[flow/run.sh]
#!/bin/bash
# the make line also repeats each setting of config.mk as NAME=value (left out here)
make -C /OpenROAD-flow-scripts/flow DESIGN_CONFIG=/design/flow/config.mk WORK_HOME=/design/flow/orfs CLKGATE_MAP_FILE= finish
[flow/config.mk]
export PLATFORM = sky130hd
export DESIGN_NAME = aluDesign
export DESIGN_NICKNAME = aluDesign
export VERILOG_FILES = /design/flow/design.v
export SDC_FILE = /design/flow/constraint.sdc
export NUM_CORES = 4
export LEC_CHECK = 0
export CAP_MARGIN = 20
export CELL_PAD_IN_SITES_DETAIL_PLACEMENT = 0
export CORE_ASPECT_RATIO = 1.72
export CORE_MARGIN = 2
export CORE_UTILIZATION = 61
export CTS_CLUSTER_DIAMETER = 267
export CTS_CLUSTER_SIZE = 95
export GPL_ROUTABILITY_DRIVEN = 1
export GPL_TIMING_DRIVEN = 1
export MAX_ROUTING_LAYER = met4
export PLACE_DENSITY = 0.41
export SETUP_SLACK_MARGIN = 0.58
export SLEW_MARGIN = 40
export TNS_END_PERCENT = 20
[flow/constraint.sdc]
create_clock -name core_clock -period 10.3 [get_ports {clk}]
set_input_delay 2.0600 -clock core_clock [delete_from_list [all_inputs] [get_ports {clk}]]
set_output_delay 2.0600 -clock core_clock [all_outputs]
set_load 0.01 [all_outputs]
[flow/design.v]
module aluDesign#(parameter W = 8, N = 4) (clk,rst,CE,MODE,CIN,INP_VALID,CMD,OPA,OPB, ERR,OV,COUT,G,L,E, RES);
    input clk,rst,CE,MODE,CIN;
    input [1:0] INP_VALID;
    input [N-1:0] CMD;
    input [W-1:0] OPA,OPB;
    output reg ERR,OV,COUT,G,L,E;
        output reg [2*W-1:0] RES;
        reg [2*W-1:0] res_comb;
    parameter INV_INP = 2'b00, OPA_VALID = 2'b01, OPB_VALID = 2'b10, OPA_AND_OPB_VALID = 2'b11;
    parameter SHIFT_W = $clog2(W);
    reg [W-1:0] opa_r,opb_r;
    reg [N-1:0] cmd_r;
    reg [1:0] valid_r;
    reg mode_r,cin_r;
    reg cout_comb,ov_comb,g_comb,l_comb,e_comb,err_comb;
    always@(posedge clk,posedge rst) begin
        if(rst) begin
            opa_r <= 0;
            opb_r <= 0;
            cmd_r <= 0;
            valid_r <= 0;
            cin_r <= 0;
            mode_r <= 0;
        end
        else if(CE) begin
            opa_r <= OPA;
            opb_r <= OPB;
            cmd_r <= CMD;
            valid_r <= INP_VALID;
            cin_r <= CIN;
            mode_r <= MODE;
       end
    end
    always@(*) begin
        if(CE) begin
            res_comb = 0;
            err_comb = 0;
            cout_comb = 0;
            ov_comb = 0;
            g_comb = 0;
            l_comb = 0;
            e_comb = 0;
            if(mode_r == 1) begin
                case(valid_r)
                    INV_INP : begin
                        res_comb = 0;
                        err_comb = 1;
                    end
                    OPA_VALID : begin
                        case(cmd_r)
                            4'b0100 : begin
                                res_comb = opa_r + 1;
                                cout_comb = res_comb[W];
                            end
                           4'b0101 : begin
                               res_comb = opa_r - 1;
                               ov_comb = res_comb[W];
                            end
                            default : err_comb = 1;
                        endcase
                    end
                    OPB_VALID : begin
                        case(cmd_r)
                            4'b0110 : begin
                                res_comb = opb_r + 1;
                                cout_comb = res_comb[W];
                            end
                            4'b0111 : begin
                                res_comb = opb_r - 1;
                                ov_comb = res_comb[W];
                            end
                            default : err_comb = 1;
                        endcase
                    end
                    OPA_AND_OPB_VALID : begin
                        case(cmd_r)
                            4'b0000 : begin
                                res_comb = opa_r + opb_r;
                                cout_comb = res_comb[W];
                            end
                            4'b0001 : begin
                                res_comb = opa_r - opb_r;
                                ov_comb = res_comb[W];
                            end
                            4'b0010 : begin
                                res_comb = opa_r + opb_r + cin_r;
                                cout_comb = res_comb[W];
                            end
                            4'b0011 : begin
                                res_comb = opa_r - opb_r - cin_r;
                                ov_comb = res_comb[W];
                            end
                            4'b1000 : begin
                                g_comb  = (opa_r > opb_r) ? 1:0;
                                l_comb = (opa_r < opb_r) ? 1:0;
                                e_comb = (opa_r == opb_r) ? 1:0;
                            end
                            4'b1001 : begin
                                res_comb = (opa_r + 1) * (opb_r + 1);
                            end
                            4'b1010 : begin
                                res_comb = (opa_r<<1) * (opb_r);
                            end
                            4'b1011 : begin
                                res_comb = $signed(opa_r) + $signed(opb_r);
                                ov_comb = (($signed(opa_r) > 0) && ($signed(opb_r) > 0) && ($signed(res_comb[W-1:0])<=0) || ($signed(opa_r) < 0) && ($signed(opb_r) < 0) && ($signed(res_comb[W-1:0]) >= 0));
                                g_comb  = ($signed(opa_r) > $signed(opb_r)) ? 1:0;
                                l_comb = ($signed(opa_r) < $signed(opb_r)) ? 1:0;
                                e_comb = ($signed(opa_r) == $signed(opb_r)) ? 1:0;
                            end
                            4'b1100 : begin
                                res_comb = $signed(opa_r) - $signed(opb_r);
                                ov_comb = (($signed(opa_r) > 0) && ($signed(opb_r) < 0) && ($signed(res_comb[W-1:0]) <= 0) || ($signed(opa_r) < 0) && ($signed(opb_r) > 0) && ($signed(res_comb[W-1:0]) >= 0));
                                g_comb  = ($signed(opa_r) > $signed(opb_r)) ? 1:0;
                                l_comb = ($signed(opa_r) < $signed(opb_r)) ? 1:0;
                                e_comb = ($signed(opa_r) == $signed(opb_r)) ? 1:0;
                            end
                            default : err_comb = 1;
                        endcase
                    end
                    default : err_comb = 1;
                endcase
            end
            else begin
                case(valid_r)
                    INV_INP : begin
                        res_comb = 0;
                        err_comb = 1;
                    end
                    OPA_VALID : begin
                        case(cmd_r)
                            4'b0110 : begin
                                res_comb = ~(opa_r);
                                res_comb[2*W-1 : 8] = 0;
                            end
                            4'b1000 : begin
                                res_comb = opa_r >> 1;
                            end
                            4'b1001 : begin
                                res_comb = opa_r << 1;
                            end
                            default : err_comb = 1;
                        endcase
                    end
                    OPB_VALID : begin
                        case(cmd_r)
                            4'b0111 : begin
                                res_comb = ~(opb_r);
                                res_comb[2*W-1 : 8] = 0;
                            end
                            4'b1010 : begin
                                res_comb = opb_r >> 1;
                            end
                            4'b1011 : begin
                                res_comb = opb_r << 1;
                            end
                            default : err_comb = 1;
                        endcase
                    end
                    OPA_AND_OPB_VALID : begin
                        case(cmd_r)
                            4'b0000 : begin
                                res_comb = opa_r & opb_r;
                            end
                            4'b0001 : begin
                                res_comb = ~(opa_r & opb_r);
                                res_comb[2*W-1 : 8] = 0;
                            end
                            4'b0010 : begin
                                res_comb = opa_r | opb_r;
                            end
                            4'b0011 : begin
                                res_comb = ~(opa_r | opb_r);
                                res_comb[2*W-1 : 8] = 0;
                            end
                            4'b0100 : begin
                                res_comb = opa_r ^ opb_r;
                            end
                            4'b0101 : begin
                                res_comb = ~(opa_r ^ opb_r);
                                res_comb[2*W-1 : 8] = 0;
                            end
                            4'b1100 : begin
                                if( |(opb_r[(W-1) : (SHIFT_W+1)])) begin
                                    err_comb = 1;
                                    res_comb = 0;
                                end
                                else
                                    res_comb = (opa_r << (opb_r[SHIFT_W-1:0])) | opa_r >> (W - (opb_r[SHIFT_W-1:0]));
                                    res_comb[2*W-1 : 8] = 0;
                            end
                            4'b1101 : begin
                                if( |(opb_r[(W-1) : (SHIFT_W+1)])) begin
                                    res_comb = 0;
                                    err_comb = 1;
                                end
                                else
                                    res_comb = (opa_r >> opb_r[SHIFT_W-1:0]) | opa_r << (W - opb_r[SHIFT_W-1:0]);
                                    res_comb[2*W-1 : 8] = 0;
                            end
                            default : err_comb = 1;
                        endcase
                    end
                    default : err_comb = 1;
                endcase
            end
        end
        else begin
           res_comb = 0;
           err_comb = 0;
           cout_comb = 0;
           ov_comb = 0;
           g_comb = 0;
           l_comb = 0;
           e_comb = 0;
        end
    end
    always@(posedge clk, posedge rst) begin
        if(rst) begin
            RES <= 0;
            COUT <= 0;
            OV <= 0;
            G <= 0;
            L <= 0;
            E <= 0;
            ERR  <= 0;
        end
        else if(CE) begin
            RES <= res_comb;
                COUT <= cout_comb;
                OV <= ov_comb;
                G <= g_comb;
                L <= l_comb;
                E <= e_comb;
                ERR  <= err_comb;
        end
    end
endmodule
==> changes_impl.md, run 1 <==
## Flow update

- CP bufs+invs: 5
- CTS tree: built
- Die Height: ~180 µm
- Non-filler cells, final: ~1600
- Logic power comb: 1.47 mW
- DP HPWL: 31.6 mm
- Final Util: about two thirds
- Iteration-0 DRC Markers: between 1000 and 1500
- Critical register-to-register path startpoint: opb_r[1]
- Fillers: 1551
- EDFF count, synth: 0
- Maximum clock frequency: roughly 150 MHz
- Port buffer count: 48
- Vias in the first global route: 11200
- HP Class: reg2reg
- Slew headroom: about 40%
- Post-synth design cell area: around 11000 µm²
- Seq group: 0.222 mW
- Initial antenna violation count: 0
- Synth Seq Share: between 10% and 20%
- Switch share: a little over half
- Main synth FF type: dfrtp_1
- Worst R2R Setup Slack: about 3.6 ns
- RSZ-0062 raised after global routing: false
- Clock Skews: between 0.01 and 0.015 ns
- Starting Density: 62.0%
- DR vias/cell: 6.78
- GRT Util Overall: a little under half
- Worst Hold Depth: 1
- Critical path type: reg2reg
- Clk pwr share: 9.9%
- AND-OR/OR-AND Cells, Area Fraction: roughly a fifth
- Pleak: 5.11 nW
- Worst setup path start: opb_r[1]
- Hold path start: E
- Diodes inserted: 0
- First-pass GRT wire length: 63.5 mm
- YS warnings: 1
- Placed insts: 1602
- PostCTS Resize Cnt: 0
- Post-synthesis register bit count: about 46
- Ys cells: 1374
- Int Pwr: 0.846 mW
- Area fraction in xor and xnor cells: 7.83%
- CTS Hold Buffers Added: 0
- Crit-path leading delay family: adder cells
- Worst R2R Path Depth: 20
- Crit path capture type: register
- Commonest cells in the netlist: nor2_1, inv_1, nand2_1
- Comb area leader: adder cells
- Total negative slack: 0 ns
- Vias: roughly 11000
- Routed WL: 41.4 mm
- Simple-gate area share of the yosys netlist: 20.1%
- Combinational share of power: between 70% and 80%
- Routed Antenna Nets: 0
- Count leader, synth: nor2_1
- Global placer's final weighted congestion: 1.11
- Worst hold slack: 0.489 ns
- R2R Path End: RES[14]
- Final setup margin: 3.55 ns
- Post-synth ARST share: 100%
- Status: finished clean
- Worst-path cell chain: buf_4 -> clkinv_1 -> ha_1 -> nand2_1 -> fa_1 -> inv_1 -> fa_1 -> ha_1 -> inv_1 -> fa_1 -> inv_1 -> fa_1 -> a21o_1 -> a211oi_1 -> o21ai_0 -> a31o_2 -> a21oi_1 -> xor2_1 -> o221a_2 -> o21ai_0
- CP max stage delay: 1.13 ns
- FA/HA/MAJ Cells, Area Fraction: 28.0%
- NetSw: just over 1 mW
- # DRC: 0
- Final Hold Fails: 0
- Yosys stat chip area: 10600 µm²
- Post-synth cell types: 92
- Per-cell routed wire length: 25.7 µm
- Final nets: 1595
- CP Capture Point: RES[14]
- Req. time, crit path: 10.55 ns
- CORE AREA: ~17000 µm²
- Tool warnings: about 49
- Register share of total power: 11.9%
- Mean Syn Cell Area: between 7 and 8 µm²
- Pre-CTS setup slack: 3.64 ns
- Largest area contributor in the netlist: fa_1
- CTS Sinks: 46
- IO Pins: 49
- Worst-path fanout max: 26
- Row count: 63
- H-tree levels: 2
- Clock transition at path regs: 0.08 ns
- 1st-pass router iterations: 8
- Endpoints failing setup: 0
- Pwr top: combinational cells
- Slew at the pin closest to its max-slew limit: 0.907 ns
- Number of buffers created by CTS: 5
- Largest net degree at the start of global routing: 52
- Die ar.: 18500 µm²
- Setup bufs post-CTS: 0
- Mapped Nets: 1587
- Area fraction in mux cells: around 3.2%
- Die W: 105 µm
- Max VDD drop: approximately 170 µV
- Critical Path Most Common Cell: fa_1
- Final Max Slew Viols: 0
- Register area: 1150 µm²
- Period utilization: between 60% and 70%
- Logic area: 8510 µm²
- Pwr dens: 164 nW/µm²
- Late-Pin Clk Latency: 0.33 ns
- CP Launch Type: register
- WHS Endpoint: E
- Top cells, area: fa_1, ha_1, dfrtp_1
- CTS max path bufs: 2
- Max-cap violation count: 0
- Worst Path Arrival: 7.00 ns
- Fin crit period: around 6.7 ns
- Root Driver: clkbuf_16
- Worst path slowest cell: ha_1
- Grt total ovfl: 0
- Post-synth top area share: approximately 16%
- Clock group: approximately 0.19 mW
- P&R area growth vs syn: 7.51%
- CP Depth: 20
- Synth Instances: ~1400
## per-layer routing
metal	share of wire [%]	track usage, %
met4	12	45.3
met1	33	48.0
met2	47	75.2
met3	8.5	9.65
met5	0	-
## final cells by class
cell class | count | area share [%]
well taps | 227 | 2.49
repair buffers | 76 | 6.02
clock inverters | 3 | 0.231
inverters | 162 | 5.34
flip-flops and latches | 46 | 10.1
multi-input cells | 1091 | 74.7
clock buffers | 5 | 1.10
## metrics by stage
step,total power [mW],instance area (µm²)
final,1.87,11400
after global routing,2.02,11400
after CTS,1.83,11400
after detailed placement,1.64,11200
after global placement,1.61,11200
after floorplan,1.23,10600
==> inputs of run 2 (changes only) <==
CELL_PAD_IN_SITES_DETAIL_PLACEMENT = unset   (was 0)
CORE_ASPECT_RATIO = unset   (was 1.72)
CORE_UTILIZATION = 68   (was 61)
CTS_CLUSTER_DIAMETER = 364   (was 267)
CTS_CLUSTER_SIZE = 25   (was 95)
GPL_ROUTABILITY_DRIVEN = unset   (was 1)
GPL_TIMING_DRIVEN = unset   (was 1)
HOLD_SLACK_MARGIN = -0.09   (was unset)
MAX_ROUTING_LAYER = unset   (was met4)
PLACE_DENSITY = unset   (was 0.41)
SETUP_SLACK_MARGIN = unset   (was 0.58)
SLEW_MARGIN = 20   (was 40)
TNS_END_PERCENT = 5   (was 20)
clock period = 4.57 ns   (was 10.3 ns; I/O delays follow)
==> changes_impl.md, run 2 <==
## Flow update

- Pwr top: combinational cells
- Status: failed layout checks
- Synth Seq Share: 10.9% (unchanged)
- IO Pins: 49 (unchanged)
- Top cells, area: fa_1, ha_1, dfrtp_1
- Worst-path fanout max: 6 (-77%)
- Post-synth ARST share: 100% (unchanged)
- Final setup margin: -1.11 ns (-4.66 ns)
- # DRC: 0 (unchanged)
- Worst Path Arrival: 5.87 ns (-1.13 ns)
- Routed Antenna Nets: 0 (unchanged)
- Tool warnings: 52 (+6.1%)
- CTS max path bufs: 2 (unchanged)
- CTS tree: built
- Critical path type: reg2reg
- Row count: 45 (-29%)
- Synth Instances: 1374 (unchanged)
- CP Capture Point: RES[14]
- Late-Pin Clk Latency: 0.31 ns (-0.02 ns)
- Max-cap violation count: 0 (unchanged)
- Largest net degree at the start of global routing: 38 (-27%)
- CP Depth: 20 (unchanged)
- Clk pwr share: 7.3% (-2.6 points)
- Mean Syn Cell Area: 7.71 µm² (unchanged)
- Max VDD drop: 480 µV (+170%)
- CTS Sinks: 46 (unchanged)
- Starting Density: 69.7% (+7.8 points)
- Die ar.: 16600 µm² (-10%)
- Port buffer count: 48 (unchanged)
- Worst setup path start: opb_r[3]
- Count leader, synth: nor2_1
- Ys cells: 1374 (unchanged)
- Global placer's final weighted congestion: 1.16 (+5.1%)
- Die W: 129 µm (+23%)
- Final Max Slew Viols: 0 (unchanged)
- Worst path slowest cell: fa_2
- R2R Path End: RES[14]
- WHS Endpoint: RES[10]
- Iteration-0 DRC Markers: 2600 (+120%)
- Combinational share of power: 83.4% (+5.1 points)
- Worst R2R Path Depth: 20 (unchanged)
- Grt total ovfl: 0 (unchanged)
- Vias: 12600 (+16%)
- YS warnings: 1 (unchanged)
- GRT Util Overall: 57.5% (+10 points)
- Post-synth top area share: 16.2% (unchanged)
- HP Class: reg2reg
- SO Faults: setup timing
- Total negative slack: -7.84 ns (-7.84 ns)
- Post-synth design cell area: 10600 µm² (unchanged)
- CORE AREA: 15200 µm² (-11%)
- EDFF count, synth: 0 (unchanged)
- Seq group: 0.501 mW (+130%)
- Req. time, crit path: 4.76 ns (-5.79 ns)
- Routed WL: 47.5 mm (+15%)
- DR vias/cell: 7.32 (+7.9%)
- Mapped Nets: 1587 (unchanged)
- Logic power comb: 4.54 mW (+210%)
- Int Pwr: 2.51 mW (+200%)
- Final Util: 85.2% (+19 points)
- RSZ-0062 raised after global routing: true
- 1st-pass router iterations: 22 (+14)
- Post-synthesis register bit count: 46 (unchanged)
- Period utilization: 124% (+59 points)
- Initial antenna violation count: 7 (+7)
- AND-OR/OR-AND Cells, Area Fraction: 20.8% (unchanged)
- Fin crit period: 5.68 ns (-1.07 ns)
- Die Height: 129 µm (-27%)
- Critical register-to-register path startpoint: opb_r[3]
- Largest area contributor in the netlist: fa_1
- Worst Hold Depth: 1 (unchanged)
- Main synth FF type: dfrtp_1
- Comb area leader: adder cells
- Worst-path cell chain: buf_4 -> clkinv_1 -> xnor2_4 -> buf_4 -> nor2_1 -> ha_1 -> fa_1 -> ha_1 -> inv_1 -> fa_2 -> inv_2 -> fa_2 -> a21o_1 -> a211oi_4 -> o21ai_2 -> a31o_2 -> a21oi_2 -> xor2_1 -> o221a_2 -> o21ai_1
- Final nets: 1744 (+9.3%)
- Slew at the pin closest to its max-slew limit: 1.09 ns (+0.186 ns)
- Power Total: 5.44 mW (+190%)
- Register share of total power: 9.2% (-2.7 points)
- Pleak: 5.91 nW (+16%)
- Clock Skews: 0.0113 ns (-0.00113 ns)
- CP max stage delay: 0.58 ns (-0.55 ns)
- NetSw: 2.92 mW (+180%)
- P&R area growth vs syn: 22.2%
- Vias in the first global route: 12300 (+9.9%)
- Worst R2R Setup Slack: -1.11 ns (-4.66 ns)
- Maximum clock frequency: 176 MHz (+19%)
- CP bufs+invs: 5 (unchanged)
- Post-synth cell types: 92 (unchanged)
- Simple-gate area share of the yosys netlist: 20.1% (unchanged)
- Crit path capture type: register
- Crit-path leading delay family: adder cells
- Yosys stat chip area: 10600 µm² (unchanged)
- CP Launch Type: register
- Pwr dens: 420 nW/µm² (+160%)
- FA/HA/MAJ Cells, Area Fraction: 28.0% (unchanged)
- Fillers: 837 (-46%)
- Switch share: 53.7% (-1.1 points)
- Number of buffers created by CTS: 5 (unchanged)
- Endpoints failing setup: 12 (+12)
- Clock group: 0.399 mW (+120%)
- Per-cell routed wire length: 27.6 µm (+7.3%)
- Slew headroom: 26.4% (-13 points)
- Commonest cells in the netlist: nor2_1, inv_1, nand2_1
- Area fraction in xor and xnor cells: 7.83% (unchanged)
- Root Driver: clkbuf_16
- First-pass GRT wire length: 70.9 mm (+12%)
- Area fraction in mux cells: 3.18% (unchanged)
- Hold path start: RES[10]
- Clock transition at path regs: 0.08 ns (about the same)
- Final Hold Fails: 0 (unchanged)
- DP HPWL: 32.8 mm (+3.9%)
- H-tree levels: 2 (unchanged)
[run 2: cell type report]
class	instances	area, µm²	area share [%]
Multi-Input combinational cell	1091	8950	69.1
Tap cell	188	235	1.82
Clock inverter	3	21.3	0.164
Inverter	162	618	4.77
Antenna cell	4	10.0	0.0773
Clock buffer	5	125	0.966
Sequential cell	46	1160	8.95
Timing Repair Buffer	225	1840	14.2
[run 2: metrics by stage]
stage	setup slack (ns)	area (µm²)	hold slack [ns]	instances
2_1_floorplan	-0.378	10900	0.517	1374
3_3_place_gp	-0.491	12300	0.465	1694
3_5_place_dp	-0.647	12300	0.484	1694
4_1_cts	-0.476	12900	0.500	1719
5_1_grt	-1.16	12900	0.516	1721
6_report	-1.11	13000	0.501	1724
[run 2: timing repair]
action	CTS	global route
setup endpoints to repair	12	12
resized	54	12
hold buffers	0	0
setup buffers	17	1
pin swaps	37	19
[run 2: per-layer routing]
metal  global-route usage (%)  part of all wire [%]  up-vias
met5                    0.882                  0.41        -
met1                     64.7                    32     5749
met2                     84.0                    40     1311
met3                     29.6                    17      496
met4                     41.0                    11       12
li1                         -                     -     5051
==> inputs of run 3 (changes only) <==
CORE_UTILIZATION = 70   (was 68)
CTS_CLUSTER_DIAMETER = unset   (was 364)
CTS_CLUSTER_SIZE = 59   (was 25)
HOLD_SLACK_MARGIN = unset   (was -0.09)
SETUP_SLACK_MARGIN = -0.3   (was unset)
TNS_END_PERCENT = unset   (was 5)
clock period = 4.42 ns   (was 4.57 ns; I/O delays follow)
==> changes_impl.md, run 3 <==
### Physical design

- Status: did not finish
- Stage reached: global routing
- Tool error: [ERROR GRT-0232] Routing congestion too high. Check the congestion heatmap in the GUI.
- Global placer's final weighted congestion: 1.19 (+2.0%)
- CTS Hold Buffers Added: 0 (unchanged)
- Main synth FF type: dfrtp_1
- Ys cells: 1374 (unchanged)
- Commonest cells in the netlist: nor2_1, inv_1, nand2_1
- Starting Density: 72.4% (+2.7 points)
- H-tree levels: 2 (unchanged)
- Mapped Nets: 1587 (unchanged)
- Die Height: 127 µm (-1.4%)
- Grt total ovfl: 22
- CTS max path bufs: 2 (unchanged)
- Pre-CTS setup slack: -0.668 ns (-0.0217 ns)
- Row count: 44 (-2.2%)
- Mean Syn Cell Area: 7.71 µm² (unchanged)
- Post-synth ARST share: 100% (unchanged)
- FA/HA/MAJ Cells, Area Fraction: 28.0% (unchanged)
- CTS Sinks: 46 (unchanged)
- Port buffer count: 48 (unchanged)
- EDFF count, synth: 0 (unchanged)
- Simple-gate area share of the yosys netlist: 20.1% (unchanged)
- Post-synth top area share: 16.2% (unchanged)
- Post-synth cell types: 92 (unchanged)
- Yosys stat chip area: 10600 µm² (unchanged)
- Count leader, synth: nor2_1
- CORE AREA: 14600 µm² (-3.7%)
- Placed cell areas: 12400 µm² (+0.49%)
- Largest area contributor in the netlist: fa_1
- Die ar.: 16100 µm² (-2.8%)
- Area fraction in xor and xnor cells: 7.83% (unchanged)
- DP HPWL: 32.7 mm (-0.29%)
- Top cells, area: fa_1, ha_1, dfrtp_1
- IO Pins: 49 (unchanged)
- Post-synthesis register bit count: 46 (unchanged)
- Number of buffers created by CTS: 5 (unchanged)
- Die W: 127 µm (-1.4%)
- GRT Util Overall: about 79%
- Area fraction in mux cells: 3.18% (unchanged)
- AND-OR/OR-AND Cells, Area Fraction: 20.8% (unchanged)
- Synth Seq Share: 10.9% (unchanged)
- YS warnings: 1 (unchanged)
- Synth Instances: 1374 (unchanged)
- Comb area leader: adder cells
- Root Driver: clkbuf_16
- Post-synth design cell area: 10600 µm² (unchanged)
[run 3: timing repair]
| action | CTS |
|---|---|
| pin swaps | 38 |
| setup buffers | 14 |
| resized | 35 |
| setup endpoints to repair | 9 |
[run 3: metrics by stage]
step	setup TNS (ns)	total power, mW	std cells
global placement	-4.28	4.23	1693
floorplan	-3.46	3.09	1374
detailed placement	-5.92	4.44	1693
CTS	-4.79	5.14	1715
[run 3: layer usage]
metal  GRT usage [%]  GRT overflow
met3            67.1             1
met5            36.5             1
met1            78.6             0
met2            92.7            10
met4            76.7            10
==> inputs of run 4 (changes only) <==
CORE_UTILIZATION = 10   (was 70)
CTS_CLUSTER_SIZE = unset   (was 59)
SETUP_SLACK_MARGIN = unset   (was -0.3)
clock period = 8.11 ns   (was 4.42 ns; I/O delays follow)
==> changes_impl.md, run 4 <==
## Flow update

- Status: finished clean
- Maximum clock frequency: between 150 and 200 MHz
- Mapped Nets: 1587 (unchanged)
- Routed WL: 43.3 mm
- Worst R2R Setup Slack: 1.69 ns
- Hold path start: E
- Largest area contributor in the netlist: fa_1
- Req. time, crit path: 8.33 ns
- Final Max Slew Viols: 0
- Synth Instances: 1374 (unchanged)
- Fillers: 12100
- PostCTS Resize Cnt: 0 (-100%)
- Worst path slowest cell: dfrtp_1
- Mean Syn Cell Area: 7.71 µm² (unchanged)
- FA/HA/MAJ Cells, Area Fraction: 28.0% (unchanged)
- Endpoints failing setup: 0
- Post-synth cell types: 92 (unchanged)
- Post-synthesis register bit count: 46 (unchanged)
- Final instance area: 12900 µm²
- Critical path type: reg2reg
- CTS Hold Buffers Added: 0 (unchanged)
- Initial antenna violation count: 0
- Simple-gate area share of the yosys netlist: 20.1% (unchanged)
- NetSw: 1.30 mW
- Final Util: between 10% and 20%
- GR Util met2: about an eighth
- Clock Skews: 0.00778 ns
- Post-synth top area share: 16.2% (unchanged)
- Iteration-0 DRC Markers: 1453
- WHS Endpoint: E
- Final setup margin: between 1.5 and 2 ns
- Max VDD drop: 153 µV
- Clock transition at path regs: roughly 0.07 ns
- Root Driver: clkbuf_16
- P&R area growth vs syn: 21.6%
- Worst Hold Depth: 1
- Commonest cells in the netlist: nor2_1, inv_1, nand2_1
- AND-OR/OR-AND Cells, Area Fraction: 20.8% (unchanged)
- Per-cell routed wire length: around 16 µm
- Register area: 1150 µm²
- Count leader, synth: nor2_1
- Starting Density: 10.1% (-62 points)
- CTS max path bufs: 2 (unchanged)
- Fin crit period: 6.42 ns
- 1st-pass router iterations: 6
- Pwr top: combinational cells
- Logic area: 8490 µm²
- Seq group: about 0.28 mW
- Post-synth design cell area: 10600 µm² (unchanged)
- RSZ-0062 raised after global routing: false
- Comb area leader: adder cells
- Diodes inserted: 0
- Slew at the pin closest to its max-slew limit: 1.11 ns
- Int Pwr: between 1 and 1.5 mW
- Die W: 330 µm (+160%)
- CTS Sinks: 46 (unchanged)
- Clk pwr share: a little under a tenth
- Port buffer count: 48 (unchanged)
- Late-Pin Clk Latency: around 0.31 ns
- Worst-path cell chain: clkinv_1 -> nor3_1 -> xnor2_1 -> nand2_1 -> fa_1 -> inv_1 -> fa_1 -> ha_1 -> inv_1 -> fa_1 -> inv_1 -> fa_1 -> a21o_1 -> a211oi_1 -> o21ai_0 -> a31o_2 -> a21oi_1 -> xor2_1 -> o221a_2 -> o21ai_0
- CP Launch Type: register
- Crit path capture type: register
- Number of buffers created by CTS: 5 (unchanged)
- Worst R2R Path Depth: 20
- Tool warnings: 47
- DR vias/cell: 3.87
- Worst Path Arrival: between 6 and 7 ns
- Worst-path fanout max: 18
- Critical Path Most Common Cell: fa_1
- Crit-path leading delay family: adder cells
- Yosys stat chip area: 10600 µm² (unchanged)
- Pre-CTS setup slack: 1.84 ns (+2.51 ns)
- Setup bufs post-CTS: 0 (-14)
- GRT Util Overall: a little under 8%
- R2R Path End: RES[14]
- CP Depth: 20
- Largest net degree at the start of global routing: roughly 63
- Worst setup path start: opa_r[4]
- Top cells, area: fa_1, ha_1, dfrtp_1
- Die Height: 330 µm (+160%)
- HP Class: reg2reg
- YS warnings: 1 (unchanged)
- Critical register-to-register path startpoint: opa_r[4]
- CORE AREA: 105000 µm² (+620%)
- Row count: 119 (+170%)
- H-tree levels: 2 (unchanged)
- Switch share: between 50% and 60%
- Vias in the first global route: 10600
- Period utilization: 79.1%
- Clock group: around 0.23 mW
- DP HPWL: 33.0 mm (+0.91%)
- Placed cell areas: 12700 µm² (+2.6%)
- Busiest grt layer: met2
- Ys cells: 1374 (unchanged)
- GR Util met1: between 10% and 20%
- CP max stage delay: 0.88 ns
- Area fraction in xor and xnor cells: 7.83% (unchanged)
- Grt total ovfl: 0
- # DRC: 0
- Total negative slack: 0 ns
- Pwr dens: 183 nW/µm²
- Combinational share of power: around four fifths
- Slew headroom: 25.1%
- Vias: roughly 11000
- Routed Antenna Nets: 0
- CTS tree: built
- First-pass GRT wire length: 66.2 mm
- Register share of total power: 12.0%
- Final nets: roughly 1600
- Logic power comb: 1.85 mW
- Area fraction in mux cells: 3.18% (unchanged)
- Global placer's final weighted congestion: 0.945 (-20%)
- Final Hold Fails: 0
- Die ar.: 109000 µm² (+570%)
- Pleak: 5.13 nW
- Main synth FF type: dfrtp_1
- EDFF count, synth: 0 (unchanged)
- Synth Seq Share: 10.9% (unchanged)
- Max-cap violation count: 0
- Grt met3 use: 1.43%
- CP bufs+invs: 4
- Worst hold slack: 0.493 ns
- IO Pins: 49 (unchanged)
- Post-synth ARST share: 100% (unchanged)
- CP Capture Point: RES[14]
-- run 4: layout make-up --
cell class	instances	area share, %
Tap cell	1391	13.5
Multi-Input combinational cell	1091	65.9
Clock buffer	5	0.971
Timing Repair Buffer	84	5.79
Sequential cell	46	8.94
Clock inverter	3	0.185
Inverter	162	4.72
-- run 4: metrics by stage --
stage | instances | power (mW)
6_report | 2782 | 2.35
5_1_grt | 2782 | 2.60
4_1_cts | 2782 | 2.35
3_5_place_dp | 2774 | 2.10
3_3_place_gp | 2774 | 2.10
2_1_floorplan | 1374 | 1.56
-- run 4: routing by layer --
layer / vias up / routed length (µm)
li1: 4769 / -
met5: - / 0
met3: 135 / 4460
met2: 663 / 19400
met4: 0 / 2170
met1: 5190 / 17200
==> inputs of run 5 (changes only) <==
ABC_AREA = 1   (was unset)
CORE_UTILIZATION = 68   (was 10)
HOLD_SLACK_MARGIN = -0.1   (was unset)
clock period = 4.5 ns   (was 8.11 ns; I/O delays follow)
==> changes_impl.md, run 5 <==
### Physical design

- FA/HA/MAJ Cells, Area Fraction: 28.2% (+0.14 points)
- IO Pins: 49 (unchanged)
- Die Height: 129 µm (-61%)
- YS warnings: 1 (unchanged)
- Die W: 129 µm (-61%)
- CTS max path bufs: 2 (unchanged)
- Post-synth cell types: 49 (-47%)
- Number of buffers created by CTS: 5 (unchanged)
- Global placer's final weighted congestion: 1.14 (+21%)
- Area fraction in mux cells: 0% (-3.2 points)
- Port buffer count: 48 (unchanged)
- Root Driver: clkbuf_16
- Simple-gate area share of the yosys netlist: 29.6% (+9.5 points)
- AND-OR/OR-AND Cells, Area Fraction: 16.6% (-4.2 points)
- CTS Sinks: 46 (unchanged)
- H-tree levels: 2 (unchanged)
- Post-synth top area share: 16.3% (+0.079 points)
- Synth Seq Share: 10.9% (+0.053 points)
- Post-synth ARST share: 100% (unchanged)
- Grt total ovfl: 6
- Comb area leader: simple AND/OR/NAND/NOR gates
- Stage reached: global routing
- Row count: 45 (-62%)
- Placed insts: 1982 (-29%)
- Count leader, synth: nand2_1
- Post-synth design cell area: 10500 µm² (-0.48%)
- Main synth FF type: dfrtp_1
- Die ar.: 16500 µm² (-85%)
- Pre-CTS setup slack: -0.526 ns (-2.37 ns)
- Synth Instances: 1651 (+20%)
- Commonest cells in the netlist: nand2_1, inv_1, nor2_1
- Yosys stat chip area: 10500 µm² (-0.48%)
- Largest area contributor in the netlist: fa_1
- Top cells, area: fa_1, nand2_1, ha_1
- CORE AREA: 15200 µm² (-86%)
- GRT Util Overall: 74.8%
- DP HPWL: 33.3 mm (+0.95%)
- EDFF count, synth: 0 (unchanged)
- Area fraction in xor and xnor cells: 1.81% (-6.0 points)
- Mapped Nets: 1864 (+17%)
- Post-synthesis register bit count: 46 (unchanged)
- Ys cells: 1651 (+20%)
- Starting Density: 69.4% (+59 points)
- Mean Syn Cell Area: 6.39 µm² (-17%)
- Tool error: [ERROR GRT-0232] Routing congestion too high. Check the congestion heatmap in the GUI.
- CTS Hold Buffers Added: 0 (unchanged)
- Status: did not finish
-- run 5: routing by layer --
layer  GRT overflow  track usage (%)
met2              4             88.6
met4              2             69.1
met1              0             79.0
met3              0             60.0
met5              0             29.4
-- run 5: through the flow --
step | utilization [%] | area [µm²]
CTS | 84.2 | 12800
floorplan | - | 10800
detailed placement | 81.7 | 12400
global placement | 81.7 | 12400
-- run 5: what timing repair did --
item,4_1_cts
setup endpoints to repair,11
resized,59
gates cloned,0
pin swaps,31
setup buffers,10
==> inputs of run 6 (changes only) <==
ABC_AREA = unset   (was 1)
CELL_PAD_IN_SITES_DETAIL_PLACEMENT = 0   (was unset)
CORE_UTILIZATION = 65   (was 68)
CTS_CLUSTER_DIAMETER = 207   (was unset)
CTS_CLUSTER_SIZE = 95   (was unset)
GPL_ROUTABILITY_DRIVEN = 1   (was unset)
GPL_TIMING_DRIVEN = 1   (was unset)
HOLD_SLACK_MARGIN = unset   (was -0.1)
MAX_ROUTING_LAYER = met4   (was unset)
PLACE_DENSITY_LB_ADDON = 0.03   (was unset)
SETUP_SLACK_MARGIN = 0.58   (was unset)
SLEW_MARGIN = 40   (was 20)
clock period = 10.3 ns   (was 4.5 ns; I/O delays follow)
==> changes_impl.md, run 6 <==
## Flow update

- Commonest cells in the netlist: nor2_1, inv_1, nand2_1
- Top cells, area: fa_1, ha_1, dfrtp_1
- Final Max Slew Viols: 0
- Synth Seq Share: 10.9% (-0.053 points)
- Logic power comb: 1.42 mW
- Pwr dens: between 150 and 200 nW/µm²
- AND-OR/OR-AND Cells, Area Fraction: 20.8% (+4.2 points)
- Vias in the first global route: between 10000 and 15000
- Int Pwr: about 0.85 mW
- Final Hold Fails: 0
- Die ar.: 17300 µm² (+5.0%)
- Post-synthesis register bit count: 46 (unchanged)
- Per-cell routed wire length: 23.9 µm
- Critical Path Most Common Cell: fa_1
- CORE AREA: 15900 µm² (+4.5%)
- GR Util met2: 65.3%
- Tool warnings: 47
- PostCTS Resize Cnt: 0 (-100%)
- Seq group: 0.224 mW
- Post-synth design cell area: 10600 µm² (+0.49%)
- Placed cell areas: 11200 µm² (-9.7%)
- Grt met3 use: between 10% and 20%
- Clk pwr share: 11.2%
- H-tree levels: 2 (unchanged)
- Pleak: 5.11 nW
- CP bufs+invs: 5
- DR vias/cell: around 6.9
- GRT Util Overall: 45.4%
- Comb area leader: adder cells
- Mapped Nets: 1587 (-15%)
- Worst R2R Path Depth: 19
- Hold path start: RES[0]
- NetSw: 1.00 mW
- WHS Endpoint: RES[0]
- Die Height: 132 µm (+2.5%)
- Routed WL: 38.2 mm
- Total negative slack: 0 ns
- Diodes inserted: 0
- Fillers: 1320
- Setup bufs post-CTS: 0 (-10)
- CTS Hold Buffers Added: 0 (unchanged)
- Area fraction in xor and xnor cells: 7.83% (+6.0 points)
- Clock group: between 0.2 and 0.25 mW
- Mean Syn Cell Area: 7.71 µm² (+21%)
- Worst-path fanout max: 13
- Period utilization: approximately three fifths
- Worst setup path start: opb_r[7]
- 1st-pass router iterations: 9
- HP Class: reg2reg
- # DRC: 0
- Max VDD drop: 141 µV
- Iteration-0 DRC Markers: between 1500 and 2000
- R2R Path End: RES[14]
- Ys cells: 1374 (-17%)
- Area fraction in mux cells: 3.18% (+3.2 points)
- Final nets: between 1500 and 2000
- Max-cap violation count: 0
- CTS tree: built
- Slew headroom: about a third
- Fin crit period: 6.22 ns
- Req. time, crit path: 10.50 ns
- Largest net degree at the start of global routing: 52
- Row count: 46 (+2.2%)
- DP HPWL: 28.0 mm (-16%)
- Die W: 132 µm (+2.5%)
- Global placer's final weighted congestion: 1.09 (-4.3%)
- CP Capture Point: RES[14]
- Routed Antenna Nets: 0
- Initial antenna violation count: 0
- Critical register-to-register path startpoint: opb_r[7]
- Busiest grt layer: met2
- First-pass GRT wire length: 59.8 mm
- YS warnings: 1 (unchanged)
- Register share of total power: 12.1%
- CTS max path bufs: 2 (unchanged)
- Slew at the pin closest to its max-slew limit: 0.962 ns
- Synth Instances: 1374 (-17%)
- Starting Density: 66.7% (-2.7 points)
- Late-Pin Clk Latency: between 0.3 and 0.4 ns
- Final instance area: 11400 µm²
- EDFF count, synth: 0 (unchanged)
- Post-synth cell types: 92 (+88%)
- CP Depth: 19
- P&R area growth vs syn: 7.41%
- Clock transition at path regs: 0.09 ns
- Worst Path Arrival: roughly 6.4 ns
- Root Driver: clkbuf_16
- Crit-path leading delay family: adder cells
- CP Launch Type: register
- CP max stage delay: 0.88 ns
- Clock Skews: 0.0208 ns
- Final Util: between 70% and 80%
- Count leader, synth: nor2_1
- Port buffer count: 48 (unchanged)
- Switch share: 54.1%
- IO Pins: 49 (unchanged)
- FA/HA/MAJ Cells, Area Fraction: 28.0% (-0.14 points)
- RSZ-0062 raised after global routing: false
- GR Util met1: 57.7%
- Main synth FF type: dfrtp_1
- Critical path type: reg2reg
- Worst path slowest cell: dfrtp_1
- Pwr top: combinational cells
- Worst-path cell chain: clkinv_1 -> buf_4 -> xnor2_2 -> nand2b_1 -> fa_1 -> fa_1 -> inv_1 -> fa_1 -> inv_1 -> fa_1 -> inv_1 -> ha_1 -> o21ai_0 -> o21ai_0 -> a31o_2 -> a21oi_1 -> xor2_1 -> o221a_2 -> o21ai_0
- Vias: 11000
- Post-synth ARST share: 100% (unchanged)
- CTS Sinks: 46 (unchanged)
- Endpoints failing setup: 0
- Crit path capture type: register
- Worst Hold Depth: 1
- Post-synth top area share: 16.2% (-0.079 points)
- Largest area contributor in the netlist: fa_1
- Maximum clock frequency: 161 MHz
- Grt total ovfl: 0
- Power Total: 1.85 mW
- Simple-gate area share of the yosys netlist: 20.1% (-9.5 points)
- Yosys stat chip area: 10600 µm² (+0.49%)
- Combinational share of power: roughly three quarters
- Worst R2R Setup Slack: 4.08 ns
- Status: finished clean
- Number of buffers created by CTS: 5 (unchanged)
run 6: final cells by class:
class	instances	area, µm²	share of cell area (%)
clock buffer	6	129	1.13
clock inverter	2	37.5	0.330
inverter	162	611	5.36
multi-input combinational	1091	8510	74.7
sequential	46	1150	10.1
tap	216	270	2.37
timing repair buffer	75	678	5.96
run 6: per-stage QoR:
step	hold slack (ns)	cells	setup WS, ns
finish	0.494	1598	4.08
global route	0.504	1598	3.72
CTS	0.500	1598	3.83
detailed placement	0.480	1590	3.85
global placement	0.473	1590	3.97
floorplan	0.517	1374	4.26
run 6: per-layer routing:
| layer | vias up | part of all wire (%) |
|---|---|---|
| li1 | 4760 | - |
| met1 | 5098 | 37 |
| met2 | 880 | 42 |
| met3 | 213 | 14 |
| met4 | 0 | 7.2 |
| met5 | - | 0 |
==> inputs of run 7 (changes only) <==
CAP_MARGIN = 25   (was 20)
CELL_PAD_IN_SITES_DETAIL_PLACEMENT = unset   (was 0)
CORE_UTILIZATION = 20   (was 65)
CTS_CLUSTER_DIAMETER = 397   (was 207)
CTS_CLUSTER_SIZE = 17   (was 95)
GPL_TIMING_DRIVEN = unset   (was 1)
MAX_ROUTING_LAYER = unset   (was met4)
PLACE_DENSITY_LB_ADDON = 0.3   (was 0.03)
SETUP_SLACK_MARGIN = unset   (was 0.58)
SLEW_MARGIN = 30   (was 40)
clock period = 4.99 ns   (was 10.3 ns; I/O delays follow)
==> changes_impl.md, run 7 <==
## Flow update

- Area fraction in mux cells: 3.18% (unchanged)
- Final instance area: 13700 µm² (+21%)
- YS warnings: 1 (unchanged)
- Pleak: 5.99 nW (+17%)
- CP Depth: 19 (unchanged)
- HP Class: reg2reg
- Post-synth ARST share: 100% (unchanged)
- Starting Density: 20.2% (-47 points)
- Routed Antenna Nets: 0 (unchanged)
- CP bufs+invs: 3 (-2)
- GRT Util Overall: 17.7% (-28 points)
- Endpoints failing setup: 2 (+2)
- Final Max Slew Viols: 0 (unchanged)
- Logic power comb: 4.00 mW (+180%)
- Routed WL: 48.2 mm (+26%)
- Final nets: 1750 (+9.8%)
- Commonest cells in the netlist: nor2_1, inv_1, nand2_1
- Largest net degree at the start of global routing: 51 (-1.9%)
- Pwr dens: 352 nW/µm² (+120%)
- FA/HA/MAJ Cells, Area Fraction: 28.0% (unchanged)
- DR vias/cell: 5.09 (-26%)
- Slew headroom: 36.8% (+1.5 points)
- Count leader, synth: nor2_1
- DP HPWL: 38.6 mm (+38%)
- Die Height: 234 µm (+78%)
- Largest area contributor in the netlist: fa_1
- Switch share: 51.6% (-2.5 points)
- Yosys stat chip area: 10600 µm² (unchanged)
- Synth Instances: 1374 (unchanged)
- Number of buffers created by CTS: 5 (unchanged)
- Clock group: 0.381 mW (+83%)
- Slew at the pin closest to its max-slew limit: 0.948 ns (-0.0143 ns)
- Req. time, crit path: 5.18 ns (-5.32 ns)
- Ys cells: 1374 (unchanged)
- Die ar.: 54900 µm² (+220%)
- Logic area: 9030 µm² (+6.1%)
- Synth Seq Share: 10.9% (unchanged)
- Worst-path fanout max: 6 (-7)
- Max VDD drop: 295 µV (+110%)
- Crit-path leading delay family: adder cells
- Hold path start: RES[10]
- EDFF count, synth: 0 (unchanged)
- Int Pwr: 2.34 mW (+180%)
- Worst R2R Setup Slack: -0.05 ns (-4.13 ns)
- Maximum clock frequency: 198 MHz (+23%)
- Comb area leader: adder cells
- Main synth FF type: dfrtp_1
- Simple-gate area share of the yosys netlist: 20.1% (unchanged)
- Post-synthesis register bit count: 46 (unchanged)
- Iteration-0 DRC Markers: 1256 (-22%)
- Clock Skews: 0.0150 ns (-0.00588 ns)
- Clock transition at path regs: 0.08 ns (about the same)
- Clk pwr share: 7.9% (-3.3 points)
- Total negative slack: -0.0635 ns (-0.0635 ns)
- # DRC: 0 (unchanged)
- Late-Pin Clk Latency: 0.32 ns (about the same)
- Post-synth cell types: 92 (unchanged)
- Worst R2R Path Depth: 19 (unchanged)
- CTS Sinks: 46 (unchanged)
- Global placer's final weighted congestion: 0.960 (-12%)
- Mean Syn Cell Area: 7.71 µm² (unchanged)
- Fillers: 5689 (+330%)
- Vias: 11300 (+3.5%)
- Register area: 1160 µm² (+0.54%)
- Post-synth design cell area: 10600 µm² (unchanged)
- Combinational share of power: 82.7% (+6.0 points)
- Vias in the first global route: 11300 (+5.5%)
- Tool warnings: 49 (+4.3%)
- Final Hold Fails: 0 (unchanged)
- Grt total ovfl: 0 (unchanged)
- Worst Path Arrival: 5.23 ns (-1.19 ns)
- Mapped Nets: 1587 (unchanged)
- Critical Path Most Common Cell: fa_1
- CP max stage delay: 0.54 ns (-0.34 ns)
- WHS Endpoint: RES[10]
- CP Capture Point: RES[14]
- Status: failed layout checks
- RSZ-0062 raised after global routing: true
- Per-cell routed wire length: 21.6 µm (-9.5%)
- Area fraction in xor and xnor cells: 7.83% (unchanged)
- NetSw: 2.49 mW (+150%)
- Worst-path cell chain: and4_4 -> nand4_1 -> xnor2_4 -> nand2b_4 -> fa_1 -> fa_1 -> inv_1 -> fa_1 -> inv_2 -> fa_1 -> inv_1 -> ha_4 -> a211oi_4 -> o21ai_2 -> a31o_2 -> a21oi_2 -> xor2_1 -> o221a_2 -> o21ai_1
- Top cells, area: fa_1, ha_1, dfrtp_1
- IO Pins: 49 (unchanged)
- Worst setup path start: opb_r[2]
- Initial antenna violation count: 1 (+1)
- AND-OR/OR-AND Cells, Area Fraction: 20.8% (unchanged)
- CORE AREA: 52400 µm² (+230%)
- Root Driver: clkbuf_16
- Post-synth top area share: 16.2% (unchanged)
- CTS max path bufs: 2 (unchanged)
- Critical register-to-register path startpoint: opb_r[2]
- Die W: 234 µm (+78%)
- Worst path slowest cell: fa_1
- Placed cell areas: 12900 µm² (+15%)
- CP Launch Type: register
- Critical path type: reg2reg
- CTS tree: built
- R2R Path End: RES[14]
- Register share of total power: 9.4% (-2.7 points)
- P&R area growth vs syn: 29.6%
- Period utilization: 101% (+41 points)
- H-tree levels: 2 (unchanged)
- Seq group: 0.455 mW (+100%)
- Max-cap violation count: 0 (unchanged)
- Final setup margin: -0.0530 ns (-4.13 ns)
- Crit path capture type: register
- Port buffer count: 48 (unchanged)
- Pwr top: combinational cells
- Worst Hold Depth: 1 (unchanged)
- 1st-pass router iterations: 9 (unchanged)
- Row count: 84 (+83%)
- Fin crit period: 5.04 ns (-1.18 ns)
- SO Faults: setup timing
- First-pass GRT wire length: 72.5 mm (+21%)
==> run 7: timing repair <==
item | 4_1_cts | 5_1_grt
resized | 77 | 26
setup buffers | 23 | 3
pin swaps | 50 | 21
hold buffers | 0 | 0
gates cloned | 0 | 0
endpoints found under the setup margin | 9 | 10
==> run 7: per-stage QoR <==
step | setup WS, ns | cells | util, % | power (mW) | hold WS, ns
6_report | -0.0530 | 2227 | 26.2 | 4.83 | 0.499
5_1_grt | -0.265 | 2226 | 26.2 | 5.24 | 0.518
4_1_cts | -0.0700 | 2223 | 25.9 | 4.63 | 0.501
3_5_place_dp | -0.291 | 2192 | 24.7 | 3.93 | 0.470
3_3_place_gp | -0.219 | 2192 | 24.7 | 3.92 | 0.473
2_1_floorplan | 0.00673 | 1374 | - | 2.68 | 0.517
==> run 7: area by class of cell <==
cell class / count / share of cell area [%]
Clock inverter: 2 / 0.100
Tap cell: 688 / 6.27
Sequential cell: 46 / 8.44
Inverter: 162 / 4.49
Timing Repair Buffer: 231 / 14.0
Multi-Input combinational cell: 1091 / 65.7
Clock buffer: 6 / 0.938
Antenna cell: 1 / 0.0182
==> run 7: layer usage <==
metal  global-route usage [%]  part of all wire (%)  routed length (µm)  vias to the layer above
met2                     29.1                    46               22100                      529
met5                        0                     0                   0                        -
li1                         -                     -                   -                     5075
met4                     7.40                   4.5                2170                        0
met3                     1.97                   6.5                3110                       89
met1                     23.4                    43               20800                     5637
==> inputs of run 8 (changes only) <==
ABC_AREA = 1   (was unset)
CAP_MARGIN = 20   (was 25)
CORE_ASPECT_RATIO = 0.5   (was unset)
CORE_UTILIZATION = 58   (was 20)
CTS_CLUSTER_DIAMETER = 266   (was 397)
CTS_CLUSTER_SIZE = 98   (was 17)
GPL_ROUTABILITY_DRIVEN = unset   (was 1)
PLACE_DENSITY = 0.87   (was unset)
PLACE_DENSITY_LB_ADDON = unset   (was 0.3)
SETUP_SLACK_MARGIN = 0.39   (was unset)
SLEW_MARGIN = 0   (was 30)
TNS_END_PERCENT = 10   (was unset)
clock period = 6.0 ns   (was 4.99 ns; I/O delays follow)
==> changes_impl.md, run 8 <==
## Flow update

- Final Util: 66.3% (+40 points)
- CP Capture Point: RES[13]
- Register share of total power: 12.3% (+2.9 points)
- NetSw: 1.75 mW (-30%)
- Port buffer count: 48 (unchanged)
- Global placer's final weighted congestion: 1.12 (+16%)
- Endpoints failing setup: 0 (-2)
- Critical Path Most Common Cell: nand2_1
- Seq group: 0.376 mW (-17%)
- Routed WL: 44.1 mm (-8.5%)
- # DRC: 0 (unchanged)
- Tool warnings: 48 (-2.0%)
- First-pass GRT wire length: 67.1 mm (-7.4%)
- Max VDD drop: 157 µV (-47%)
- Maximum clock frequency: 182 MHz (-8.0%)
- Iteration-0 DRC Markers: 1740 (+39%)
- Comb area leader: simple AND/OR/NAND/NOR gates
- Largest net degree at the start of global routing: 51 (unchanged)
- Logic power comb: 2.35 mW (-41%)
- Hold path start: RES[3]
- Critical path type: reg2reg
- Post-synth cell types: 49 (-47%)
- Die ar.: 19300 µm² (-65%)
- Clock group: 0.327 mW (-14%)
- Clk pwr share: 10.7% (+2.8 points)
- Count leader, synth: nand2_1
- Crit-path leading delay family: adder cells
- DR vias/cell: 6.32 (+24%)
- Pleak: 6.19 nW (+3.4%)
- Clock Skews: 0.0137 ns (-0.00127 ns)
- Req. time, crit path: 6.19 ns (+1.01 ns)
- WHS Endpoint: RES[3]
- CP bufs+invs: 4 (+1)
- FA/HA/MAJ Cells, Area Fraction: 28.2% (+0.14 points)
- Worst Hold Depth: 2 (+1)
- Slew headroom: 32.4% (-4.4 points)
- Status: finished clean
- Vias in the first global route: 11700 (+3.5%)
- Crit path capture type: register
- Mapped Nets: 1864 (+17%)
- Total negative slack: 0 ns (+0.0635 ns)
- H-tree levels: 2 (unchanged)
- Per-cell routed wire length: 22.8 µm (+5.5%)
- AND-OR/OR-AND Cells, Area Fraction: 16.6% (-4.2 points)
- Synth Instances: 1651 (+20%)
- Final Max Slew Viols: 0 (unchanged)
- Worst path slowest cell: dfrtp_1
- Initial antenna violation count: 0 (-1)
- Post-synth ARST share: 100% (unchanged)
- Critical register-to-register path startpoint: opa_r[5]
- Die Height: 99.4 µm (-58%)
- Worst setup path start: opa_r[5]
- CORE AREA: 17600 µm² (-66%)
- Area fraction in mux cells: 0% (-3.2 points)
- CTS tree: built
- R2R Path End: RES[13]
- Main synth FF type: dfrtp_1
- Pre-CTS setup slack: 0.276 ns (+0.566 ns)
- Fillers: 1594 (-72%)
- 1st-pass router iterations: 8 (-1)
- Mean Syn Cell Area: 6.39 µm² (-17%)
- Top cells, area: fa_1, nand2_1, ha_1
- Worst R2R Setup Slack: 0.52 ns (+0.57 ns)
- Row count: 34 (-60%)
- Max-cap violation count: 0 (unchanged)
- IO Pins: 49 (unchanged)
- Routed Antenna Nets: 0 (unchanged)
- Number of buffers created by CTS: 5 (unchanged)
- Final Hold Fails: 0 (unchanged)
- RSZ-0062 raised after global routing: true
- DP HPWL: 35.8 mm (-7.4%)
- Commonest cells in the netlist: nand2_1, inv_1, nor2_1
- GRT Util Overall: 46.0% (+28 points)
- CP Launch Type: register
- Root Driver: clkbuf_16
- Worst R2R Path Depth: 23 (+4)
- Synth Seq Share: 10.9% (+0.053 points)
- Ys cells: 1651 (+20%)
- Logic area: 8080 µm² (-10%)
- Post-synth top area share: 16.3% (+0.079 points)
- P&R area growth vs syn: 10.4%
- Pwr top: combinational cells
- Largest area contributor in the netlist: fa_1
- Yosys stat chip area: 10500 µm² (-0.48%)
- Worst Path Arrival: 5.67 ns (+0.44 ns)
- Power Total: 3.05 mW (-37%)
- Worst-path cell chain: inv_1 -> o21ai_0 -> nand2_1 -> buf_4 -> nor2_1 -> fa_1 -> fa_1 -> fa_1 -> inv_1 -> fa_1 -> inv_1 -> ha_1 -> nand2_1 -> o21ai_1 -> a21o_1 -> a31oi_1 -> or2_2 -> nand3_1 -> nand3b_1 -> nand2_1 -> nand2_1 -> nand2_1 -> nand2_1
- Die W: 195 µm (-17%)
- CTS max path bufs: 2 (unchanged)
- Late-Pin Clk Latency: 0.31 ns (about the same)
- CP Depth: 23 (+4)
- Combinational share of power: 77.0% (-5.7 points)
- Switch share: 57.3% (+5.7 points)
- Post-synthesis register bit count: 46 (unchanged)
- Simple-gate area share of the yosys netlist: 29.6% (+9.5 points)
- Final nets: 1908 (+9.0%)
- Int Pwr: 1.30 mW (-44%)
- Post-synth design cell area: 10500 µm² (-0.48%)
- Fin crit period: 5.48 ns (+0.441 ns)
- HP Class: reg2reg
- Slew at the pin closest to its max-slew limit: 1.01 ns (+0.0602 ns)
- Starting Density: 60.0% (+40 points)
- CTS Sinks: 46 (unchanged)
- Pwr dens: 262 nW/µm² (-26%)
- Register area: 1160 µm² (-0.11%)
- Final setup margin: 0.516 ns (+0.569 ns)
- Worst-path fanout max: 8 (+2)
- Vias: 12200 (+7.7%)
- Area fraction in xor and xnor cells: 1.81% (-6.0 points)
- Grt total ovfl: 0 (unchanged)
- EDFF count, synth: 0 (unchanged)
- CP max stage delay: 0.65 ns (+0.11 ns)
- YS warnings: 1 (unchanged)
- Clock transition at path regs: 0.08 ns (about the same)
- Period utilization: 91.4% (-9.7 points)
## run 8: per-stage QoR
stage | area, µm² | cells | hold WS, ns
detailed placement | 11400 | 1917 | 0.469
finish | 11600 | 1931 | 0.485
global placement | 11400 | 1917 | 0.465
global route | 11600 | 1930 | 0.515
CTS | 11600 | 1927 | 0.490
floorplan | 10500 | 1651 | 0.476
## run 8: metal layers
layer / wire length (µm) / part of all wire (%) / up-vias / global-route usage, %
met2: 17200 / 39 / 1012 / 66.7
met5: 0 / 0 / - / 0
met3: 7360 / 17 / 161 / 16.2
met4: 1810 / 4.1 / 0 / 16.9
li1: - / - / 5400 / -
met1: 17800 / 40 / 5629 / 63.4
## run 8: repair_timing
item,in CTS,in global routing
pin swaps,0,1
setup endpoints to repair,3,9
hold buffers,0,0
buffers inserted,2,2
gates resized,1,24
gates cloned,0,0
## run 8: layout make-up
type                       count  share of cell area [%]
tap                          234                    2.51
sequential                    46                    9.95
timing repair buffer          93                    7.13
antenna                        1                  0.0215
clock inverter                 1                  0.0752
inverter                     298                    9.60
clock buffer                   7                    1.31
multi-input combinational   1251                    69.4
==> inputs of run 9 (changes only) <==
ABC_AREA = unset   (was 1)
CORE_ASPECT_RATIO = unset   (was 0.5)
CORE_UTILIZATION = 46   (was 58)
CTS_CLUSTER_DIAMETER = 380   (was 266)
CTS_CLUSTER_SIZE = 99   (was 98)
PLACE_DENSITY = unset   (was 0.87)
SETUP_SLACK_MARGIN = -0.54   (was 0.39)
TNS_END_PERCENT = unset   (was 10)
==> changes_impl.md, run 9 <==
## Flow update

- Setup bufs post-CTS: 0 (-2)
- Worst setup path start: opa_r[1]
- Die W: 156 µm (-20%)
- Crit path capture type: register
- Post-synth top area share: 16.2% (-0.079 points)
- # DRC: 0 (unchanged)
- Worst-path cell chain: ha_1 -> nand3_1 -> nor3_2 -> xnor2_1 -> nand2_1 -> fa_1 -> inv_1 -> fa_1 -> inv_1 -> fa_1 -> fa_1 -> inv_1 -> ha_1 -> a211oi_1 -> o21ai_0 -> a31o_2 -> a21oi_1 -> xor2_1 -> o221a_2 -> o21ai_0
- Endpoints failing setup: 0 (unchanged)
- Placed insts: 1696 (-12%)
- WHS Endpoint: E
- Vias: 10800 (-12%)
- H-tree levels: 2 (unchanged)
- PostCTS Resize Cnt: 0 (-1)
- IO Pins: 49 (unchanged)
- Logic power comb: 2.56 mW (+8.9%)
- CP Launch Type: register
- Final Hold Fails: 0 (unchanged)
- CTS max path bufs: 2 (unchanged)
- Period utilization: 96.8% (+5.4 points)
- Pwr dens: 277 nW/µm² (+5.9%)
- Synth Seq Share: 10.9% (-0.053 points)
- P&R area growth vs syn: 10.4% (about the same)
- Combinational share of power: 78.8% (+1.8 points)
- Critical Path Most Common Cell: fa_1
- Die ar.: 24300 µm² (+25%)
- Worst Hold Depth: 1 (-1)
- CTS Hold Buffers Added: 0 (unchanged)
- Worst-path fanout max: 4 (-4)
- Commonest cells in the netlist: nor2_1, inv_1, nand2_1
- Non-filler cells, final: 1704 (-12%)
- AND-OR/OR-AND Cells, Area Fraction: 20.8% (+4.2 points)
- Starting Density: 46.8% (-13 points)
- Register share of total power: 11.8% (-0.5 points)
- CP bufs+invs: 3 (-1)
- Final Max Slew Viols: 0 (unchanged)
- Max VDD drop: 198 µV (+26%)
- CP Capture Point: RES[14]
- R2R Path End: RES[14]
- CP max stage delay: 0.54 ns (-0.11 ns)
- Pleak: 5.27 nW (-15%)
- Routed WL: 41.5 mm (-5.9%)
- DR vias/cell: 6.33 (about the same)
- Int Pwr: 1.45 mW (+11%)
- CORE AREA: 22600 µm² (+29%)
- Hold path start: E
- Seq group: 0.384 mW (+2%)
- Worst R2R Setup Slack: 0.19 ns (-0.33 ns)
- Grt total ovfl: 0 (unchanged)
- EDFF count, synth: 0 (unchanged)
- Post-synth ARST share: 100% (unchanged)
- Count leader, synth: nor2_1
- Post-synth design cell area: 10600 µm² (+0.49%)
- Area fraction in xor and xnor cells: 7.83% (+6.0 points)
- DP HPWL: 32.9 mm (-8.1%)
- Clock Skews: 0.00886 ns (-0.00483 ns)
- CTS Sinks: 46 (unchanged)
- Clock group: 0.304 mW (-7.0%)
- CTS tree: built
- Maximum clock frequency: 172 MHz (-5.6%)
- Per-cell routed wire length: 24.4 µm (+6.6%)
- First-pass GRT wire length: 63.9 mm (-4.8%)
- Mean Syn Cell Area: 7.71 µm² (+21%)
- Final nets: 1631 (-15%)
- 1st-pass router iterations: 7 (-1)
- Vias in the first global route: 10700 (-8.8%)
- Req. time, crit path: 6.18 ns (about the same)
- Worst hold slack: 0.493 ns (+0.00795 ns)
- Mapped Nets: 1587 (-15%)
- Number of buffers created by CTS: 5 (unchanged)
- Row count: 55 (+62%)
- Fillers: 2215 (+39%)
- Main synth FF type: dfrtp_1
- Critical path type: reg2reg
- Yosys stat chip area: 10600 µm² (+0.49%)
- Comb area leader: adder cells
- Fin crit period: 5.81 ns (+0.325 ns)
- NetSw: 1.79 mW (+2.6%)
- YS warnings: 1 (unchanged)
- Routed Antenna Nets: 0 (unchanged)
- Top cells, area: fa_1, ha_1, dfrtp_1
- GRT Util Overall: 35.1% (-11 points)
- Die Height: 156 µm (+57%)
- Worst R2R Path Depth: 20 (-13%)
- Simple-gate area share of the yosys netlist: 20.1% (-9.5 points)
- Root Driver: clkbuf_16
- Largest area contributor in the netlist: fa_1
- Crit-path leading delay family: adder cells
- Largest net degree at the start of global routing: 52 (+2.0%)
- Max-cap violation count: 0 (unchanged)
- Late-Pin Clk Latency: 0.31 ns (about the same)
- FA/HA/MAJ Cells, Area Fraction: 28.0% (-0.14 points)
- Clock transition at path regs: 0.07 ns (about the same)
- Worst path slowest cell: fa_1
- Clk pwr share: 9.4% (-1.3 points)
- Status: finished clean
- Post-synthesis register bit count: 46 (unchanged)
- Global placer's final weighted congestion: 1.03 (-7.9%)
- HP Class: reg2reg
- Slew at the pin closest to its max-slew limit: 1.10 ns (+0.0965 ns)
- Area fraction in mux cells: 3.18% (+3.2 points)
- Iteration-0 DRC Markers: 1316 (-24%)
- Initial antenna violation count: 1 (+1)
- Tool warnings: 47 (-2.1%)
- Critical register-to-register path startpoint: opa_r[1]
- Port buffer count: 48 (unchanged)
- Ys cells: 1374 (-17%)
- Post-synth cell types: 92 (+88%)
- Pwr top: combinational cells
- Switch share: 55.2% (-2.0 points)
- Synth Instances: 1374 (-17%)
- Worst Path Arrival: 5.99 ns (+0.32 ns)
- Diodes inserted: 0 (-1)
- Slew headroom: 25.8% (-6.6 points)
- CP Depth: 20 (-13%)
## run 9: per-stage QoR
step                      cell area (µm²)  TNS [ns]  util (%)  setup slack, ns  total power, mW
after global placement              11500         0      51.0            0.366             2.91
after floorplan                     10600   -0.0417         -          -0.0417             2.11
final                               11700         0      51.7            0.191             3.25
after detailed placement            11600         0      51.1            0.232             2.91
after CTS                           11700         0      51.7            0.220             3.23
after global routing                11700    -0.266      51.7           -0.181             3.55
## run 9: routing by layer
metal	wire, µm	up-vias	track usage [%]
met2	18300	643	54.6
met3	3800	133	5.94
met5	0	-	0
met1	17000	5178	47.1
li1	-	4824	-
met4	2400	0	17.8
## run 9: final cells by class
| type | instances | area [µm²] | area share, % |
|---|---|---|---|
| tap | 285 | 357 | 3.05 |
| clock buffer | 5 | 125 | 1.07 |
| clock inverter | 3 | 18.8 | 0.160 |
| timing repair buffer | 112 | 968 | 8.27 |
| sequential | 46 | 1150 | 9.84 |
| multi-input combinational | 1091 | 8480 | 72.4 |
| inverter | 162 | 608 | 5.19 |
==> inputs of run 10 (changes only) <==
CELL_PAD_IN_SITES_DETAIL_PLACEMENT = 2   (was unset)
CORE_MARGIN = 6   (was 2)
CORE_UTILIZATION = 16   (was 46)
CTS_CLUSTER_DIAMETER = 373   (was 380)
CTS_CLUSTER_SIZE = 75   (was 99)
GPL_ROUTABILITY_DRIVEN = 0   (was unset)
GPL_TIMING_DRIVEN = 1   (was unset)
MAX_ROUTING_LAYER = met4   (was unset)
PLACE_DENSITY = 0.54   (was unset)
SETUP_SLACK_MARGIN = 0.68   (was -0.54)
SLEW_MARGIN = 20   (was 0)
clock period = 10.3 ns   (was 6.0 ns; I/O delays follow)
==> changes_impl.md, run 10 <==
## Flow update

- Slew headroom: 24.5% (-1.3 points)
- Total negative slack: 0 ns (unchanged)
- Row count: 93 (+69%)
- P&R area growth vs syn: 15.0%
- Worst Path Arrival: 6.68 ns (+0.69 ns)
- Vias: 11300 (+5.0%)
- Synth Instances: 1374 (unchanged)
- Post-synth ARST share: 100% (unchanged)
- Register share of total power: 11.2% (-0.6 points)
- Critical register-to-register path startpoint: opb_r[2]
- WHS Endpoint: E
- FA/HA/MAJ Cells, Area Fraction: 28.0% (unchanged)
- GRT Util Overall: 13.7% (-21 points)
- Post-synthesis register bit count: 46 (unchanged)
- Area fraction in xor and xnor cells: 7.83% (unchanged)
- H-tree levels: 2 (unchanged)
- Top cells, area: fa_1, ha_1, dfrtp_1
- Late-Pin Clk Latency: 0.33 ns (+0.02 ns)
- HP Class: reg2reg
- Initial antenna violation count: 0 (-1)
- Ys cells: 1374 (unchanged)
- Post-synth design cell area: 10600 µm² (unchanged)
- Die ar.: 72600 µm² (+200%)
- Pwr dens: 160 nW/µm² (-42%)
- Clock group: 0.191 mW (-37%)
- Critical Path Most Common Cell: fa_1
- CP Depth: 20 (unchanged)
- Largest area contributor in the netlist: fa_1
- Logic area: 8480 µm² (unchanged)
- 1st-pass router iterations: 6 (-1)
- PostCTS Resize Cnt: 0 (unchanged)
- AND-OR/OR-AND Cells, Area Fraction: 20.8% (unchanged)
- Maximum clock frequency: 154 MHz (-10%)
- CP Capture Point: RES[14]
- Status: finished clean
- Worst-path fanout max: 28 (+24)
- Max-cap violation count: 0 (unchanged)
- Tool warnings: 47 (unchanged)
- Worst-path cell chain: buf_4 -> and4_1 -> nand4_1 -> xnor2_1 -> nand2b_1 -> fa_1 -> fa_1 -> inv_1 -> fa_1 -> inv_1 -> fa_1 -> inv_1 -> ha_1 -> o21ai_0 -> o21ai_0 -> a31o_2 -> a21oi_1 -> xor2_1 -> o221a_2 -> o21ai_0
- Pleak: 5.11 nW (-2.9%)
- Routed WL: 50.7 mm (+22%)
- Worst setup path start: opb_r[2]
- CORE AREA: 64900 µm² (+190%)
- Clock Skews: 0.0125 ns (+0.00368 ns)
- Iteration-0 DRC Markers: 1005 (-24%)
- # DRC: 0 (unchanged)
- Diodes inserted: 0 (unchanged)
- Slew at the pin closest to its max-slew limit: 1.12 ns (+0.0200 ns)
- Clock transition at path regs: 0.09 ns (+0.02 ns)
- Mean Syn Cell Area: 7.71 µm² (unchanged)
- Mapped Nets: 1587 (unchanged)
- DR vias/cell: 5.05 (-20%)
- Starting Density: 16.3% (-30 points)
- R2R Path End: RES[14]
- Fillers: 7669 (+250%)
- Routed Antenna Nets: 0 (unchanged)
- CTS tree: built
- Switch share: 56.7% (+1.5 points)
- Main synth FF type: dfrtp_1
- Comb area leader: adder cells
- Die W: 269 µm (+73%)
- CP Launch Type: register
- EDFF count, synth: 0 (unchanged)
- Final Hold Fails: 0 (unchanged)
- Max VDD drop: 98.6 µV (-50%)
- Endpoints failing setup: 0 (unchanged)
- Port buffer count: 48 (unchanged)
- CP bufs+invs: 4 (+1)
- Post-synth top area share: 16.2% (unchanged)
- Final nets: 1600 (-1.9%)
- Vias in the first global route: 12600 (+18%)
[run 10: area by class of cell]
cell class / instances / share of cell area (%)
timing repair buffer: 81 / 6.02
tap: 855 / 8.78
clock inverter: 3 / 0.195
sequential: 46 / 9.45
multi-input combinational: 1091 / 69.5
clock buffer: 5 / 1.03
inverter: 162 / 4.99
[run 10: routing by layer]
metal / global-route usage (%) / wire length [µm] / vias to the layer above
li1: - / - / 4754
met1: 15.3 / 19000 / 5775
met2: 23.6 / 24900 / 586
met3: 2.33 / 3680 / 205
met4: 7.16 / 3120 / 0
met5: - / 0 / -
[run 10: per-stage QoR]
stage | setup slack (ns) | area, µm² | util [%] | cells | power, mW
6_report | 3.82 | 12200 | 18.8 | 2243 | 1.95
5_1_grt | 3.47 | 12200 | 18.8 | 2243 | 2.09
4_1_cts | 3.87 | 12200 | 18.8 | 2242 | 1.94
3_5_place_dp | 3.93 | 12000 | 18.5 | 2234 | 1.73
3_3_place_gp | 4.11 | 12000 | 18.5 | 2233 | 1.59
2_1_floorplan | 4.26 | 10600 | - | 1374 | 1.23
Power is estimated from default activity; no workload was simulated.
